// top
module top(
        clk, reset, up, down, hsync, vsync, rgb, pmod_switch, pause_switch,
         MISO, SW, SS, MOSI, SCLK, LED, an, seg
    );
     input clk;
     input reset;
     input up;
     input down;
     input pmod_switch;
     input pause_switch;
     output hsync;
     output vsync;
     output [11:0] rgb;
     input MISO;					 
     input [2:0] SW;             
     output SS;                     
     output MOSI;                 
     output SCLK;                 
     output [2:0] LED;			 
     output [3:0] an;			 
     output [6:0] seg;             
     wire w_reset, w_up, w_down, w_vid_on, w_p_tick;
     wire [9:0] w_x, w_y;
     reg [11:0] rgb_reg;
     wire [11:0] rgb_next;
     wire SS;						 
     wire MOSI;                     
     wire SCLK;                     
     reg [2:0] LED;                 
     wire [3:0] an;                 
     wire [6:0] seg;             
     wire [7:0] sndData;
     wire sndRec;
     wire [39:0] jstkData;
     wire [9:0] posData;
     wire score;
     wire [3:0] dig0, dig1, dig2, dig3;
     reg d_inc, d_clr;
     PmodJSTK PmodJSTK_Int(
             .CLK(clk),
             .RST(reset),
             .sndRec(sndRec),
             .DIN(sndData),
             .MISO(MISO),
             .SS(SS),
             .SCLK(SCLK),
             .MOSI(MOSI),
             .DOUT(jstkData)
                 );
      clk5Hz genSndRec(
             .CLK(clk),
             .RST(reset),
             .CLKOUT(sndRec)
     );
      assign posData = {jstkData[25:24], jstkData[39:32]};
      assign sndData = {8'b100000, {SW[1], SW[2]}};
      always @(*) begin
              if(reset == 1'b1) begin
  ...
clock: 4.32 ns
lec_check: 0
abc_area: 0
cap_margin: 20
core_margin: 2
core_utilization: 21
cts_cluster_size: 69
min_routing_layer: met1
place_density_lb_addon: 0.25
setup_slack_margin: -0.28
slew_margin: 5
run.sh (not shown) runs the stock make flow with config.mk's settings and CLKGATE_MAP_FILE=.
==> next run, changes <==
==> flow/config.mk (replaced) <==
export PLATFORM = sky130hd
export DESIGN_NAME = top
export DESIGN_NICKNAME = top
export VERILOG_FILES = /design/flow/design.v
export SDC_FILE = /design/flow/constraint.sdc
export NUM_CORES = 4
export LEC_CHECK = 0
export CAP_MARGIN = 20
export CORE_MARGIN = 2
export CORE_UTILIZATION = 50
export CTS_CLUSTER_SIZE = 95
export SLEW_MARGIN = 20
==> flow/constraint.sdc (replaced) <==
create_clock -name core_clock -period 6.15 [get_ports {clk}]
set_input_delay 1.2300 -clock core_clock [delete_from_list [all_inputs] [get_ports {clk}]]
set_output_delay 1.2300 -clock core_clock [all_outputs]
set_load 0.01 [all_outputs]
The changed run ran to the end with no violations.
Die size went down by 57%.
Core utilization went up by 31 points.
Sequential cell count does not change.
Cell count shrinks by 20%.
Routed wire length goes down by 12%.
Register-to-register slack gains 1.6 ns.
==> next run, changes <==
--- a/flow/config.mk
+++ b/flow/config.mk
@@ -7,0 +8 @@
+export ABC_AREA = 1
@@ -10,2 +11,2 @@
-export CORE_UTILIZATION = 50
-export CTS_CLUSTER_SIZE = 95
+export CORE_UTILIZATION = 70
+export CTS_CLUSTER_DIAMETER = 207
==> flow/constraint.sdc (replaced) <==
create_clock -name core_clock -period 2.99 [get_ports {clk}]
set_input_delay 0.5980 -clock core_clock [delete_from_list [all_inputs] [get_ports {clk}]]
set_output_delay 0.5980 -clock core_clock [all_outputs]
set_load 0.01 [all_outputs]
=>
- clock skew fell by 0.017 ns
- synthesized cell count rose by about a fifth
- total power rose by well over a third
- combinational power rose by well over a third
- setup slack got worse by 1.7 ns
- cell count rose by roughly a tenth
- wire length rose by about a fifth
==> next run, changes <==
--- a/flow/config.mk
+++ b/flow/config.mk
@@ -11,2 +11,2 @@
-export CORE_UTILIZATION = 70
-export CTS_CLUSTER_DIAMETER = 207
+export CORE_UTILIZATION = 72
+export SETUP_SLACK_MARGIN = 0.46
==> flow/constraint.sdc (replaced) <==
create_clock -name core_clock -period 3.11 [get_ports {clk}]
set_input_delay 0.6220 -clock core_clock [delete_from_list [all_inputs] [get_ports {clk}]]
set_output_delay 0.6220 -clock core_clock [all_outputs]
set_load 0.01 [all_outputs]
After rerunning: The new run produced a clean layout; synthesized cell count does not change; sequential share of layout area came out lower by 0.38 points; setup slack improved by 0.16 ns; register-to-register slack improved by 0.16 ns; design area came out higher by 1.5%; die area came out lower by 2.7%; sequential cell count is unchanged; global-route usage came out higher by 0.84 points; total power came out lower by about 7%; core utilization came out higher by 2.6 points; clock power came out lower by 10%.

---

Setup of garnet:
Starting RTL as in the previous note.
clock: 5.6 ns
lec_check: 0
cap_margin: 35
cell_pad_in_sites_detail_placement: 0
core_margin: 2
core_utilization: 72
gpl_routability_driven: 0
gpl_timing_driven: 1
min_routing_layer: met1
setup_slack_margin: -0.43
slew_margin: 0
garnet completed; timing, DRC and antenna clean
Changes in fjord relative to garnet:
==> flow/config.mk <==
export PLATFORM = sky130hd
export DESIGN_NAME = top
export DESIGN_NICKNAME = top
export VERILOG_FILES = /design/flow/design.v
export SDC_FILE = /design/flow/constraint.sdc
export NUM_CORES = 4
export LEC_CHECK = 0
export CAP_MARGIN = 20
export CORE_MARGIN = 2
export CORE_UTILIZATION = 40
export SLEW_MARGIN = 20
==> flow/constraint.sdc <==
create_clock -name core_clock -period 5.12 [get_ports {clk}]
set_input_delay 1.0240 -clock core_clock [delete_from_list [all_inputs] [get_ports {clk}]]
set_output_delay 1.0240 -clock core_clock [all_outputs]
set_load 0.01 [all_outputs]
==> results <==
[compare] base=garnet new=fjord: slew at the pin closest to its max-slew limit went up by 68 ps; flip-flop count level; setup slack now sits lower.
Detailed route, fjord vs garnet: via total lower for fjord
The routed wire length of fjord is lower than that of garnet.
Power for fjord is higher than for garnet.
Against garnet, fjord comes in about 10% higher on sequential power.
Area of the core region (garnet / fjord): 0.55
Of the two values seen for highest-delay cell along the critical path, dfxtp_1 was produced by fjord and or4_1 by garnet.
Internal power component (lower): garnet
Input-level comparison between sierra and fjord:
==> flow/constraint.sdc <==
create_clock -name core_clock -period 5.88 [get_ports {clk}]
set_input_delay 1.1760 -clock core_clock [delete_from_list [all_inputs] [get_ports {clk}]]
set_output_delay 1.1760 -clock core_clock [all_outputs]
set_load 0.01 [all_outputs]
[summary]
Compared with fjord, in sierra worst setup slack now sits higher, final net count has remained practically unchanged.
Compared with fjord, sierra is the less power-hungry design.
Fraction of area in non-clock buffers ends up lower on sierra.
### sierra -> willow
-- flow/config.mk --
<<< sierra, line 10
export CORE_UTILIZATION = 40
>>> willow, line 10
export CORE_UTILIZATION = 51
==> flow/constraint.sdc <==
create_clock -name core_clock -period 5.12 [get_ports {clk}]
set_input_delay 1.0240 -clock core_clock [delete_from_list [all_inputs] [get_ports {clk}]]
set_output_delay 1.0240 -clock core_clock [all_outputs]
set_load 0.01 [all_outputs]
==> results <==
- As far as design area is concerned, sierra and willow perform about the same.
- Final hold slack of sierra is on par with willow.
- Compared with sierra, in willow routed length per instance went up; floorplan-stage core utilization went up 11 points; total power went up; clock power now sits higher.
- willow vs sierra: reported combinational group power up by more than 10%
- From sierra to willow the numbers moved as follows: routing usage on met3 now larger, wire length now larger, maximum number of pins on one net before global-route repair now smaller.
- willow -> sierra: combinational share of power flat
Power figures rest on the tool's default switching activity, not on a simulated workload.
